== run A ==
==> flow/design.v (excerpt) <==
module ALU(
  input         clock,
                reset,
                io_flush_valid,
                io_FU_input_valid,
  input  [6:0]  io_FU_input_bits_decoded_instruction_PRD,
  input         io_FU_input_bits_decoded_instruction_RD_valid,
  input  [20:0] io_FU_input_bits_decoded_instruction_IMM,
  input  [2:0]  io_FU_input_bits_decoded_instruction_FUNCT3,
  input  [1:0]  io_FU_input_bits_decoded_instruction_packet_index,
  input  [5:0]  io_FU_input_bits_decoded_instruction_ROB_index,
  input  [3:0]  io_FU_input_bits_decoded_instruction_MOB_index,
  input  [4:0]  io_FU_input_bits_decoded_instruction_instructionType,
  input         io_FU_input_bits_decoded_instruction_needs_ALU,
                io_FU_input_bits_decoded_instruction_needs_branch_unit,
                io_FU_input_bits_decoded_instruction_SUBTRACT,
                io_FU_input_bits_decoded_instruction_MULTIPLY,
                io_FU_input_bits_decoded_instruction_FENCE,
                io_FU_input_bits_decoded_instruction_IS_IMM,
  input  [31:0] io_FU_input_bits_RS1_data,
                io_FU_input_bits_RS2_data,
                io_FU_input_bits_fetch_PC,
  output        io_FU_output_valid,
  output [6:0]  io_FU_output_bits_PRD,
  output [31:0] io_FU_output_bits_RD_data,
  output        io_FU_output_bits_RD_valid,
  output [31:0] io_FU_output_bits_fetch_PC,
  output [3:0]  io_FU_output_bits_MOB_index,
  output [5:0]  io_FU_output_bits_ROB_index,
  output [1:0]  io_FU_output_bits_fetch_packet_index
);
Settings: LEC_CHECK=0, CAP_MARGIN=0, CORE_ASPECT_RATIO=0.9, CORE_MARGIN=2, CORE_UTILIZATION=43, CTS_CLUSTER_DIAMETER=138, CTS_CLUSTER_SIZE=84, GPL_ROUTABILITY_DRIVEN=1, GPL_TIMING_DRIVEN=1, MAX_ROUTING_LAYER=met4, MIN_ROUTING_LAYER=met2, PLACE_DENSITY_LB_ADDON=0.01, SETUP_SLACK_MARGIN=-0.07, SLEW_MARGIN=15, TNS_END_PERCENT=35; clock period 8.65 ns.
run.sh (not shown) runs the stock make flow with config.mk's settings and CLKGATE_MAP_FILE=.
As the logs show, run A stopped at global routing after a tool error, so it never reached the end of the flow.
Inputs modified between run A and run B:
==> flow/config.mk <==
export PLATFORM = sky130hd
export DESIGN_NAME = ALU
export DESIGN_NICKNAME = ALU
export VERILOG_FILES = /design/flow/design.v
export SDC_FILE = /design/flow/constraint.sdc
export NUM_CORES = 4
export LEC_CHECK = 0
export CAP_MARGIN = 20
export CORE_ASPECT_RATIO = 0.5
export CORE_MARGIN = 2
export CORE_UTILIZATION = 48
export CTS_CLUSTER_DIAMETER = 245
export CTS_CLUSTER_SIZE = 84
export GPL_ROUTABILITY_DRIVEN = 0
export GPL_TIMING_DRIVEN = 1
export MIN_ROUTING_LAYER = met1
export PLACE_DENSITY = 0.43
export SETUP_SLACK_MARGIN = -0.07
export SLEW_MARGIN = 15
export TNS_END_PERCENT = 35
==> flow/constraint.sdc <==
create_clock -name core_clock -period 7.71 [get_ports {clock}]
set_input_delay 1.5420 -clock core_clock [delete_from_list [all_inputs] [get_ports {clock}]]
set_output_delay 1.5420 -clock core_clock [all_outputs]
set_load 0.01 [all_outputs]
--- outcome ---
Floorplan check, run B vs run A: die outline smaller in run B. From run B to run A, synthesized cell count did not move at all. Between run A and run B, the area of placed instances does not differ in any meaningful way. Delta (run B minus run A): width of the die went up about 26%; final HPWL from detailed placement shows a reduction of 470 um; pre-CTS setup slack dropped 880 ps. Of run A and run B, just one finished clean: run B. FAIL run A @ global routing: tool exited with error.
### run B -> run C
==> flow/config.mk <==
export PLATFORM = sky130hd
export DESIGN_NAME = ALU
export DESIGN_NICKNAME = ALU
export VERILOG_FILES = /design/flow/design.v
export SDC_FILE = /design/flow/constraint.sdc
export NUM_CORES = 4
export LEC_CHECK = 0
export ABC_AREA = 1
export CAP_MARGIN = 20
export CORE_MARGIN = 2
export CORE_UTILIZATION = 72
export GPL_ROUTABILITY_DRIVEN = 0
export PLACE_DENSITY = 0.38
export SLEW_MARGIN = 20
export TNS_END_PERCENT = 10
==> flow/constraint.sdc <==
create_clock -name core_clock -period 1.98 [get_ports {clock}]
set_input_delay 0.3960 -clock core_clock [delete_from_list [all_inputs] [get_ports {clock}]]
set_output_delay 0.3960 -clock core_clock [all_outputs]
set_load 0.01 [all_outputs]
Notes after the runs:
Run C terminated abnormally: global placement reported GPL-0301. From run B to run C the numbers moved as follows: total nets after synthesis saw an increase; starting density of the core saw an increase. Lower mux cell area share after synthesis was reported by run C, not run B. Compared with run B, in run C compound-cell area share of the yosys netlist decreased 15 points, yosys cell count went up.
Input-level comparison between run D and run C:
--- a/flow/config.mk
+++ b/flow/config.mk
@@ -7,9 +7,5 @@
 export LEC_CHECK = 0
-export ABC_AREA = 1
 export CAP_MARGIN = 20
 export CORE_MARGIN = 2
-export CORE_UTILIZATION = 72
-export GPL_ROUTABILITY_DRIVEN = 0
-export PLACE_DENSITY = 0.38
+export CORE_UTILIZATION = 40
 export SLEW_MARGIN = 20
-export TNS_END_PERCENT = 10
==> flow/constraint.sdc <==
create_clock -name core_clock -period 5.5 [get_ports {clock}]
set_input_delay 1.1000 -clock core_clock [delete_from_list [all_inputs] [get_ports {clock}]]
set_output_delay 1.1000 -clock core_clock [all_outputs]
set_load 0.01 [all_outputs]
[summary]
Apart from run C, each of run C and run D ends the flow with a layout that passes the timing, DRC and antenna checks.
Run C never completed; the flow aborted with a tool error in global placement.
Relative to run C, the adder and majority cell fraction of the synthesized area of run D is higher by 0.89 points.
Mapped cell area was higher in the run labelled run C.
Run D vs. run C: number of different library cells in the post-synthesis netlist has increased, placeable core region now larger, total die area +about 60%.
What run D reported for synthesis area per yosys has to be multiplied by 1.09 to get the figure for run C.
The number of placed I/O pins on run C is in line with that on run D.
diff inputs: run D => run E
--- a/flow/config.mk
+++ b/flow/config.mk
@@ -7,5 +7,10 @@
 export LEC_CHECK = 0
+export ABC_AREA = 1
 export CAP_MARGIN = 20
 export CORE_MARGIN = 2
-export CORE_UTILIZATION = 40
+export CORE_UTILIZATION = 52
+export CTS_CLUSTER_DIAMETER = 371
+export CTS_CLUSTER_SIZE = 95
+export PLACE_DENSITY = 0.36
 export SLEW_MARGIN = 20
+export TNS_END_PERCENT = 35
==> flow/constraint.sdc <==
create_clock -name core_clock -period 3.07 [get_ports {clock}]
set_input_delay 0.6140 -clock core_clock [delete_from_list [all_inputs] [get_ports {clock}]]
set_output_delay 0.6140 -clock core_clock [all_outputs]
set_load 0.01 [all_outputs]
Results
Run E reports a lower fraction of the mapped netlist area in adder cells than run D does. Standard cell core area shrinks by more than 10% when moving from run D to run E. Run D went all the way through synthesis, placement and routing and the layout is clean on timing, DRC and antenna. Run E never completed; the flow aborted with a tool error in global routing. Run E vs run D on starting utilization of the core area: run E is the higher one. The area of the die of run E was superior to that of run D. Run E: number of library cell types mapped by synthesis lower than run D. Compound-gate portion of the synthesized area in run E is 15 points below run D. Changes observed in run E relative to run D: fraction of the mapped netlist area in simple logic gates saw an increase, post-synthesis cell area went up 8.5%, total cells reported by yosys after synthesis has increased. As of run E, synthesized netlist cell count had risen by more than a quarter compared to run D. Post-place instance area grows by more than a quarter when moving from run D to run E.

========
Starting RTL as in the previous note.
// ALU
module ALU(
  input         clock,
                reset,
                io_flush_valid,
                io_FU_input_valid,
  input  [6:0]  io_FU_input_bits_decoded_instruction_PRD,
  input         io_FU_input_bits_decoded_instruction_RD_valid,
  input  [20:0] io_FU_input_bits_decoded_instruction_IMM,
  input  [2:0]  io_FU_input_bits_decoded_instruction_FUNCT3,
  input  [1:0]  io_FU_input_bits_decoded_instruction_packet_index,
  input  [5:0]  io_FU_input_bits_decoded_instruction_ROB_index,
  input  [3:0]  io_FU_input_bits_decoded_instruction_MOB_index,
  input  [4:0]  io_FU_input_bits_decoded_instruction_instructionType,
  input         io_FU_input_bits_decoded_instruction_needs_ALU,
                io_FU_input_bits_decoded_instruction_needs_branch_unit,
                io_FU_input_bits_decoded_instruction_SUBTRACT,
                io_FU_input_bits_decoded_instruction_MULTIPLY,
                io_FU_input_bits_decoded_instruction_FENCE,
                io_FU_input_bits_decoded_instruction_IS_IMM,
  input  [31:0] io_FU_input_bits_RS1_data,
                io_FU_input_bits_RS2_data,
                io_FU_input_bits_fetch_PC,
  output        io_FU_output_valid,
  output [6:0]  io_FU_output_bits_PRD,
  output [31:0] io_FU_output_bits_RD_data,
  output        io_FU_output_bits_RD_valid,
  output [31:0] io_FU_output_bits_fetch_PC,
  output [3:0]  io_FU_output_bits_MOB_index,
  output [5:0]  io_FU_output_bits_ROB_index,
  output [1:0]  io_FU_output_bits_fetch_packet_index
);
make LEC_CHECK=0 ABC_AREA=1 CAP_MARGIN=20 CORE_MARGIN=2 CORE_UTILIZATION=68 CTS_CLUSTER_DIAMETER=395 CTS_CLUSTER_SIZE=52 PLACE_DENSITY=0.62 SETUP_SLACK_MARGIN=-0.23 SLEW_MARGIN=20 TNS_END_PERCENT=15 finish   # period 3.24 ns
The first run failed in detailed placement.
Edit:
ABC_AREA = default   (was 1)
CORE_UTILIZATION = 57   (was 68)
PLACE_DENSITY = default   (was 0.62)
PLACE_DENSITY_LB_ADDON = 0.09   (was default)
SETUP_SLACK_MARGIN = 1.07   (was -0.23)
clock period = 3.96 ns   (was 3.24 ns; I/O delays follow)
Effect: This time the run did not get past global routing, error GRT-0116. Die area is higher by 9.6%. Synthesized cell count is lower by 31%. Synthesized area is lower by 7.9%.
Edit:
CORE_UTILIZATION = 58   (was 57)
CTS_CLUSTER_DIAMETER = default   (was 395)
CTS_CLUSTER_SIZE = default   (was 52)
HOLD_SLACK_MARGIN = -0.08   (was default)
PLACE_DENSITY_LB_ADDON = default   (was 0.09)
SETUP_SLACK_MARGIN = default   (was 1.07)
TNS_END_PERCENT = 75   (was 15)
clock period = 4.7 ns   (was 3.96 ns; I/O delays follow)
- This time the run completed with no timing, DRC or antenna violations
- synthesized area does not change
- synthesized cell count stays the same
- die size falls slightly
